run A:
==> flow/design.v (excerpt) <==
module cpu(clk, reset_n, read_m1, address1, data1, read_m2, write_m2, address2, data2_in, data2_out, num_inst, output_port, is_halted);
Settings: LEC_CHECK=0, CAP_MARGIN=20, CORE_MARGIN=2, CORE_UTILIZATION=66, CTS_CLUSTER_SIZE=57, SETUP_SLACK_MARGIN=1.37, SLEW_MARGIN=20; clock period 4.99 ns.
run.sh (not shown) runs the stock make flow with config.mk's settings and CLKGATE_MAP_FILE=.
Complete run, failing final checks: run A, reason setup timing.
Setup changes, run A to run B
- CORE_UTILIZATION: 66 -> 27
- ABC_AREA: unset -> 1
- CORE_ASPECT_RATIO: unset -> 0.54
- MAX_ROUTING_LAYER: unset -> met4
- CAP_MARGIN: 20 -> 30
- CTS_CLUSTER_SIZE: 57 -> 56
- SETUP_SLACK_MARGIN: 1.37 -> -0.12
- the clock period (ns, I/O delays scaled along): 4.99 -> 4.77
==> comparison <==
Run B: all stages done; final checks FAILED (setup timing).
Compared run B vs run A, and worst hold slack is down in run B.
Relative to run A, run B improves shortest clock period the worst path allows after layout.
Note that the die size recorded for run A amounts to 0.40 times the value seen in run B.
--- input diff run B..run C ---
- removing SETUP_SLACK_MARGIN (formerly -0.12)
- changing CTS_CLUSTER_SIZE from 56 to 22
- removing ABC_AREA (formerly 1)
- changing CORE_UTILIZATION from 27 to 70
- removing CORE_ASPECT_RATIO (formerly 0.54)
- changing CAP_MARGIN from 30 to 20
- removing MAX_ROUTING_LAYER (formerly met4)
- changing the clock period (ns, I/O delays scaled along) from 4.77 to 5.24
==> comparison <==
- Run C failed in 5_1_grt with GRT-0232.
- Re post-synthesis cell count from yosys: run C and run B aren't equal, and the lower value belongs to run C.
- Measured against run B, the number of nets at floorplan of run C comes out at 0.72 times the reference value.
- Cmp run C and run B / overall die width / lower: run C
- Number of cells produced by synthesis, run C vs run B: down by more than a quarter
- Run B → run C: area of the synthesized netlist per yosys stat went down by 1400 um2; post-synth design cell area went down by 2.1%; site row count went down by 21; post-cts gate resize count went down by 133; total CTS buffers went down by 2.
- Status: adder and majority gate portion of the synthesized area parity (run C, run B)
- Overall chip area is higher on run B
## Diff of input files: run D against run C
- setting SETUP_SLACK_MARGIN to 1.22 for the first time
- changing CTS_CLUSTER_SIZE from 22 to 97
- changing CORE_UTILIZATION from 70 to 62
- changing the clock period (ns, I/O delays scaled along) from 5.24 to 5.56
==> comparison <==
Every stage of run D finished as expected; the final checks, on the other hand, flagged setup timing, which means the layout fails.
When the final numbers for run D and run C were put side by side, the floorplan row count turned out to be greater in run D.
Run C -> run D: synthesized cell count delta 0, exact match
Run D vs run C on clock buffer count from CTS: run D is the higher one.
Per the comparison of run D with run C, setup slack at placement moved up; post-CTS setup-driven buffer insertion count moved down; average footprint of a synthesized cell level; die size moved up.
When run D is measured against run C, its total core area turns out 13% higher.
Yosys synthesis chip area came out exactly the same in run D and run C.
## Diff of input files: run E against run D
- CELL_PAD_IN_SITES_GLOBAL_PLACEMENT newly set to 1
- PLACE_DENSITY newly set to 0.89
- GPL_TIMING_DRIVEN newly set to 0
- ABC_AREA newly set to 0
- CAP_MARGIN changed from 20 to 30
- CTS_CLUSTER_SIZE removed (was 97)
- CELL_PAD_IN_SITES_DETAIL_PLACEMENT newly set to 1
- SETUP_SLACK_MARGIN changed from 1.22 to -0.19
- TNS_END_PERCENT newly set to 20
- the clock period (ns, I/O delays scaled along) changed from 5.56 to 5.42
### Flow results
Status: run E FAILED at 5_1_grt (tool error). Taking run D as the reference point, the routability congestion estimate from global placement of run E falls by 1.2%. The placed cell count was comparable across run D and run E. Compared run E against run D; synthesized netlist net count within noise. Run D → run E: placed instance area shows a reduction of 3.9%, parity-gate share of the synthesized area counting xor and xnor cells barely changed, total half-perimeter wirelength after legalization and detailed placement increased by about 33% relative to the old numbers.
> inputs changed (run E -> run F)
- CTS_CLUSTER_SIZE: unset -> 44
- SETUP_SLACK_MARGIN: -0.19 -> 0.9
- CELL_PAD_IN_SITES_GLOBAL_PLACEMENT: 1 -> unset
- MAX_ROUTING_LAYER: unset -> met5
- CAP_MARGIN: 30 -> 10
- CELL_PAD_IN_SITES_DETAIL_PLACEMENT: 1 -> 0
- GPL_TIMING_DRIVEN: 0 -> unset
- CORE_UTILIZATION: 62 -> 72
- SLEW_MARGIN: 20 -> 35
- TNS_END_PERCENT: 20 -> unset
- PLACE_DENSITY: 0.89 -> 0.95
- CTS_CLUSTER_DIAMETER: unset -> 201
- CORE_ASPECT_RATIO: unset -> 0.63
- the clock period (ns, I/O delays scaled along): 5.42 -> 5.5
The chip area in the Yosys report was comparable across run E and run F. Comparing run F with run E, the count of flip-flops with a built-in enable after synthesis came out essentially unchanged. Of run E and run F, not a single run came through the flow clean. Stage in which a tool error killed run E: 5_1_grt. Against run E, run F comes in about 26% lower on number of rows in the core area. Sum of net half-perimeters after detailed placement in run F is 17% lower than in run E. Run E fits on a die that is larger than the die of run F. Higher maximum level of the CTS H-tree goes to run E over run F. | post-CTS setup-driven buffer insertion count | lower: run F |. Comparing run E and run F, the higher area of the core is on run E. Floorplan die width on run F is up relative to run E. Cell area after placement (run F vs. run E) increases by a few percent. On pre-CTS worst setup slack, run F does better than run E.

---

== red ==
cpu again, from the RTL that the note above started with.
clock: 10.0 ns
lec_check: 0
abc_area: 1
cap_margin: 5
cell_pad_in_sites_detail_placement: 1
cell_pad_in_sites_global_placement: 3
core_aspect_ratio: 0.62
core_margin: 2
core_utilization: 15
cts_cluster_diameter: 162
gpl_routability_driven: 0
gpl_timing_driven: 1
hold_slack_margin: 0.16
setup_slack_margin: 2.66
slew_margin: 20
tns_end_percent: 25
Here is what was changed in the inputs of blue compared with red.
Settings: CELL_PAD_IN_SITES_DETAIL_PLACEMENT now 0, was 1; SLEW_MARGIN now 35, was 20; CTS_CLUSTER_DIAMETER now 201, was 162; CORE_ASPECT_RATIO now 1.02, was 0.62; CORE_UTILIZATION now 70, was 15; MAX_ROUTING_LAYER now met5, previously not set; CELL_PAD_IN_SITES_GLOBAL_PLACEMENT no longer set, was 3; GPL_ROUTABILITY_DRIVEN no longer set, was 0; CAP_MARGIN now 20, was 5; GPL_TIMING_DRIVEN no longer set, was 1; HOLD_SLACK_MARGIN no longer set, was 0.16; TNS_END_PERCENT no longer set, was 25; ABC_AREA now 0, was 1; CTS_CLUSTER_SIZE now 19, previously not set; SETUP_SLACK_MARGIN now -0.43, was 2.66; the clock period (ns, I/O delays scaled along) now 4.95, was 10.0.
## What came out
Max setup slack across red and blue: red
Re detailed-routed wire length on met2: red and blue aren't equal, and the lower value belongs to blue.
Met1 routing resource usage after global routing: blue vs red up 30 points
When blue is set beside red, its average size of a mapped cell turns out to be about 36% larger.
Cell count after synthesis, red and blue: smaller value in blue
Sequential cell area essentially unchanged between red and blue.
blue against red; netlist area before placement is down by a few percent.
blue against red: power up 8500 uW; die area now sits lower; fraction of area in registers grew by 2.7 points; non-clock buffer count now sits higher.
What the final checks of blue revealed, after a flow that finished every stage, was a layout that fails on setup timing.
What green does differently from blue at the input level:
Settings: ABC_AREA: 0 -> unset; SLEW_MARGIN: 35 -> 20; CORE_UTILIZATION: 70 -> 20; CTS_CLUSTER_SIZE: 19 -> unset; CELL_PAD_IN_SITES_DETAIL_PLACEMENT: 0 -> unset; CTS_CLUSTER_DIAMETER: 201 -> unset; MAX_ROUTING_LAYER: met5 -> unset; CORE_ASPECT_RATIO: 1.02 -> unset; SETUP_SLACK_MARGIN: -0.43 -> unset; the clock period (ns, I/O delays scaled along): 4.95 -> 15.0.
Notes after the runs:
- green ends up with lower worst hold slack than blue does.
- green went all the way through the flow, and no timing, DRC or antenna check failed.
- Well-tap cell count: green vs blue up about 250%
- Looking at die height, green sits above blue.
- The total power of green is lower than that of blue.
[inputs] orange vs green
Settings: putting SETUP_SLACK_MARGIN at -0.41 where nothing was set; putting CTS_CLUSTER_SIZE at 44 where nothing was set; swapping 20 for 72 in CORE_UTILIZATION; swapping 15.0 for 5.24 in the clock period (ns, I/O delays scaled along).
==> results <==
orange against green: core footprint -72%, total die size down 72%, number of cells after detailed placement now sits lower, detailed-placement wirelength estimate now larger, pre-CTS setup slack went down by 4330 ps. Total of cells resized after clock tree synthesis sits higher in orange than in green. Between orange and green, the share of cell area taken by muxes after synthesis figures differ only marginally. The flow ended early for orange: it failed with a tool error in global routing (5_1_grt). Compared with green, in orange global placer's final weighted congestion rose by about 20%, placed standard-cell area fell by 250 um2. orange vs green — floorplan utilization rose 53 points. Comparing green and orange, the higher number of post-CTS setup repair buffers was measured on orange.

---

cpu again, from the RTL that the note above started with.
## cpu
module cpu(clk, reset_n, read_m1, address1, data1, read_m2, write_m2, address2, data2_in, data2_out, num_inst, output_port, is_halted);
Settings: LEC_CHECK=0, ABC_AREA=1, CAP_MARGIN=5, CELL_PAD_IN_SITES_DETAIL_PLACEMENT=1, CELL_PAD_IN_SITES_GLOBAL_PLACEMENT=3, CORE_ASPECT_RATIO=0.62, CORE_MARGIN=2, CORE_UTILIZATION=15, CTS_CLUSTER_DIAMETER=162, GPL_TIMING_DRIVEN=0, HOLD_SLACK_MARGIN=0.06, SETUP_SLACK_MARGIN=2.66, SLEW_MARGIN=20, TNS_END_PERCENT=25; clock period 10.0 ns.
The starting point finished with timing, DRC and antenna clean.
Edit:
Settings changed: ABC_AREA 1 to unset, CAP_MARGIN 5 to 30, CELL_PAD_IN_SITES_DETAIL_PLACEMENT 1 to unset, CELL_PAD_IN_SITES_GLOBAL_PLACEMENT 3 to 2, CORE_ASPECT_RATIO 0.62 to unset, CORE_MARGIN 2 to 5, CORE_UTILIZATION 15 to 68, CTS_CLUSTER_DIAMETER 162 to unset, CTS_CLUSTER_SIZE set to 84, GPL_TIMING_DRIVEN 0 to 1, HOLD_SLACK_MARGIN 0.06 to unset, MAX_ROUTING_LAYER set to met5, MIN_ROUTING_LAYER set to met1, PLACE_DENSITY_LB_ADDON set to 0.24, SETUP_SLACK_MARGIN 2.66 to 2.72, TNS_END_PERCENT 25 to 100.
Clock period 10.0 ns to 12.6 ns, I/O delays scaled along.
=> This time the run stopped in 3_1_place_gp_skip_io (FLW-0024); synthesized cell count shrinks by 28%; synthesized area shrinks by about 2.1%; die area shrinks by about 80%.
Power figures rest on the tool's default switching activity, not on a simulated workload.
